==> inputs of 06-27 <==
==> flow/design.v <==
`timescale 1ns / 1ps
module SimpleCPU(clk, rst, data_fromRAM, wrEn, addr_toRAM, data_toRAM, pCounter);
parameter SIZE = 10;
input clk, rst;
input wire [31:0] data_fromRAM;
output reg wrEn;
output reg [SIZE-1:0] addr_toRAM;
output reg [31:0] data_toRAM;
output reg [SIZE-1:0] pCounter;
reg [ 3:0] opcode, opcodeNext;
reg [13:0] operand1, operand2, operand1Next, operand2Next;
reg [SIZE-1:0]   pCounterNext;
reg [31:0] num1, num2, num1Next, num2Next;
reg [ 3:0] state, stateNext;
always @(posedge clk)begin
	state    <= stateNext;
	pCounter <= pCounterNext;
	opcode   <= opcodeNext;
	operand1 <= operand1Next;
	operand2 <= operand2Next;
	num1     <= num1Next;
	num2     <= num2Next;
end
always @*begin
	stateNext    = state;
	pCounterNext = pCounter;
	opcodeNext   = opcode;
	operand1Next = operand1;
	operand2Next = operand2;
	num1Next     = num1;
	num2Next     = num2;
	addr_toRAM   = 0;
	wrEn         = 0;
	data_toRAM   = 0;
if(rst)
	begin
	stateNext    = 0;
	pCounterNext = 0;
	opcodeNext   = 0;
	operand1Next = 0;
	operand2Next = 0;
	num1Next     = 0;
	num2Next     = 0;
	addr_toRAM   = 0;
	wrEn         = 0;
	data_toRAM   = 0;
	end
else 
	case(state)                       
		0: begin											 
			pCounterNext = pCounter;
			opcodeNext   = opcode;
			operand1Next = 0;
			operand2Next = 0;
			addr_toRAM   = pCounter;
			num2Next     = 0;
			wrEn         = 0;
			data_toRAM   = 0;
			stateNext    = 1;
		end 
		1:begin                    
			pCounterNext = pCounter;
			opcodeNext   = {data_fromRAM[28], data_fromRAM[31:29]};
			operand1Next = data_fromRAM[27:14];
			operand2Next = data_fromRAM[13:0];
			addr_toRAM   = operand1Next;
			num1Next     = data_fromRAM;
			wrEn         = 0;
			data_toRAM   = 0;
			if( {data_fromRAM[28], data_fromRAM[31:29]} == 4'b0101 ) 	begin
				stateNext = 5;
				addr_toRAM = data_fromRAM[13:0];
				num1Next = operand1;
			end
			else if( {data_fromRAM[28], data_fromRAM[31:29]} == 4'b1101 ) 	begin
				stateNext = 6;
				addr_toRAM = data_fromRAM[27:14];
				num1Next = operand1;
			end
			else if(data_fromRAM[28] == 0 )  
				stateNext = 2;  
			else 
				stateNext = 3;
		end
		2: begin          
			pCounterNext = pCounter;
			opcodeNext   = opcode;
			operand1Next = operand1;
			operand2Next = operand2;
			addr_toRAM   = operand2;
			num1Next     = data_fromRAM;
			wrEn         = 0;
			data_toRAM   = operand2;
			stateNext = 3;
		end
		3: begin            
			pCounterNext = pCounter + 1;
			opcodeNext = opcode;
			operand1Next = operand1;
			operand2Next = operand2;
			addr_toRAM = operand1;
			num1Next = num1;
			wrEn = 1;
			stateNext = 0;
			case(opcode)                       
				4'b0000: data_toRAM = num1Next + data_fromRAM;  
				4'b1000: data_toRAM = data_fromRAM + operand2;  
				4'b0001: data_toRAM = ~(num1Next & data_fromRAM);  
				4'b1001: data_toRAM = ~(data_fromRAM & operand2);  
				4'b0010: begin 
					if(data_fromRAM < 32)
						data_toRAM = num1 >> data_fromRAM; 
					else
						data_toRAM = num1 << (data_fromRAM - 32); 
				end
				4'b1010: begin 
					if(operand2 < 32)
						data_toRAM = data_fromRAM >> operand2; 
					else
						data_toRAM = data_fromRAM << (operand2 - 32); 
				end
				4'b0011: data_toRAM = num1Next < data_fromRAM;  
				4'b1011: data_toRAM = data_fromRAM < operand2;  
				4'b0100: data_toRAM = data_fromRAM;  
				4'b1100: data_toRAM = operand2;  
				4'b0101: begin 
					data_toRAM = data_fromRAM;
					addr_toRAM = operand1;
					wrEn = 1;
				end
				4'b1101: begin  
					num2Next = data_fromRAM;
					addr_toRAM = num2;
					data_toRAM = data_fromRAM;
					wrEn = 1;
				end
				4'b0110: begin  
					if(data_fromRAM == 0)
						pCounterNext = num1;
					else
						pCounterNext = pCounter + 1;
					wrEn = 0;
				end
				4'b1110: begin
					pCounterNext = data_fromRAM + operand2;  
					wrEn = 0;
				end
				4'b0111: data_toRAM = num1Next * data_fromRAM;  
				4'b1111: data_toRAM = data_fromRAM * operand2;  
			endcase 
		end
		4:begin                    
			pCounterNext = pCounter + 1;
			opcodeNext   = 4'b0100;
			operand1Next = operand1;
			operand2Next = operand2;
			data_toRAM	 = num2;
			wrEn         = 1; 
			stateNext 	 = 0; 
			if(opcode == 4'b0101)
				addr_toRAM   = operand1;
			else if (opcode == 4'b1101)
				addr_toRAM   = num1 ;
		end
		5: begin      
			pCounterNext = pCounter;
			opcodeNext   = opcode;
			operand1Next = operand1;
			operand2Next = operand2;
			addr_toRAM   = data_fromRAM;
			num1Next     = data_fromRAM;
			wrEn         = 0;
			data_toRAM   = operand2;
			stateNext = 3;
		end
		6: begin      
			pCounterNext = pCounter;
			opcodeNext   = opcode;
			operand1Next = operand1;
			operand2Next = operand2;
			addr_toRAM   = data_fromRAM;
			num1Next     = data_fromRAM;
			num2Next     = data_fromRAM;
			wrEn         = 0;
			data_toRAM   = operand2;
			stateNext = 2;
		end
		default: begin
			stateNext    = 0;
			pCounterNext = 0;
			opcodeNext   = 0;
			operand1Next = 0;
			operand2Next = 0;
			num1Next     = 0;
			num2Next     = 0;
			addr_toRAM   = 0;
			wrEn         = 0;
			data_toRAM   = 0;
		end
	endcase
end
endmodule
==> flow/run.sh <==
#!/bin/bash
# the make line also repeats each setting of config.mk as NAME=value (left out here)
make -C /OpenROAD-flow-scripts/flow DESIGN_CONFIG=/design/flow/config.mk WORK_HOME=/design/flow/orfs CLKGATE_MAP_FILE= finish
==> flow/config.mk <==
export PLATFORM = sky130hd
export DESIGN_NAME = SimpleCPU
export DESIGN_NICKNAME = SimpleCPU
export VERILOG_FILES = /design/flow/design.v
export SDC_FILE = /design/flow/constraint.sdc
export NUM_CORES = 4
export LEC_CHECK = 0
export CAP_MARGIN = 10
export CORE_MARGIN = 2
export CORE_UTILIZATION = 72
export CTS_CLUSTER_DIAMETER = 379
export CTS_CLUSTER_SIZE = 57
export MAX_ROUTING_LAYER = met4
export PLACE_DENSITY_LB_ADDON = 0.01
export SETUP_SLACK_MARGIN = 2.17
export SLEW_MARGIN = 5
==> flow/constraint.sdc <==
create_clock -name core_clock -period 7.64 [get_ports {clk}]
set_input_delay 1.5280 -clock core_clock [delete_from_list [all_inputs] [get_ports {clk}]]
set_output_delay 1.5280 -clock core_clock [all_outputs]
set_load 0.01 [all_outputs]
==> 10-20 (differences from 06-27) <==
==> flow/config.mk (replaced) <==
export PLATFORM = sky130hd
export DESIGN_NAME = SimpleCPU
export DESIGN_NICKNAME = SimpleCPU
export VERILOG_FILES = /design/flow/design.v
export SDC_FILE = /design/flow/constraint.sdc
export NUM_CORES = 4
export LEC_CHECK = 0
export ABC_AREA = 1
export CAP_MARGIN = 0
export CORE_MARGIN = 2
export CORE_UTILIZATION = 72
export CTS_CLUSTER_DIAMETER = 357
export CTS_CLUSTER_SIZE = 21
export PLACE_DENSITY = 0.4
export SETUP_SLACK_MARGIN = 0.52
export SLEW_MARGIN = 20
==> flow/constraint.sdc (replaced) <==
create_clock -name core_clock -period 3.6 [get_ports {clk}]
set_input_delay 0.7200 -clock core_clock [delete_from_list [all_inputs] [get_ports {clk}]]
set_output_delay 0.7200 -clock core_clock [all_outputs]
set_load 0.01 [all_outputs]
==> tab_implementation.tex <==
% Implementation results table
\begin{tabular}{lr}
\hline
Metric & Value \\
\hline
\multicolumn{2}{l}{\textbf{Run status}} \\
\quad Run status & aborted with a tool error \\
\quad Last flow stage reached & global routing (5\_1\_grt) \\
\quad Stop err & [ERROR GRT-0116] Global routing finished with congestion. Check the congestion regions in the DRC Viewer. \\
\multicolumn{2}{l}{\textbf{Placed design}} \\
\quad Pre-CTS worst setup slack & -3.74 ns \\
\quad Placed cell count & $\sim$6700 \\
\multicolumn{2}{l}{\textbf{CTS}} \\
\quad Number of post-CTS setup repair buffers & 83 \\
\multicolumn{2}{l}{\textbf{Logic synthesis}} \\
\quad Commonest cells post-synth & sky130\_fd\_sc\_hd\_\_inv\_1, sky130\_fd\_sc\_hd\_\_fa\_1, sky130\_fd\_sc\_hd\_\_nand2\_1 \\
\multicolumn{2}{l}{\textbf{Global route}} \\
\quad GRT met3 Usage & 78.7\% \\
\hline
\end{tabular}
That was 06-27.
==> tab_implementation.tex <==
% Implementation results table
\begin{tabular}{lr}
\hline
Metric & Value \\
\hline
\multicolumn{2}{l}{\textbf{Run status}} \\
\quad Stop err & [ERROR DPL-0033] detailed placement checks failed during check placement. \\
\quad Run status & aborted with a tool error \\
\quad Last flow stage reached & clock tree synthesis (4\_1\_cts) \\
\multicolumn{2}{l}{\textbf{Placed design}} \\
\quad Routability congestion estimate & 1.33 \\
\quad Placed cell count & 8218 \\
\quad Pre-CTS worst setup slack & -5.28 ns \\
\multicolumn{2}{l}{\textbf{Logic synthesis}} \\
\quad Commonest cells post-synth & sky130\_fd\_sc\_hd\_\_nand2\_1, sky130\_fd\_sc\_hd\_\_inv\_1, sky130\_fd\_sc\_hd\_\_fa\_1 \\
\multicolumn{2}{l}{\textbf{Floorplan}} \\
\quad Area enclosed by the die boundary & 62100 um2 \\
\hline
\end{tabular}
That was 10-20.
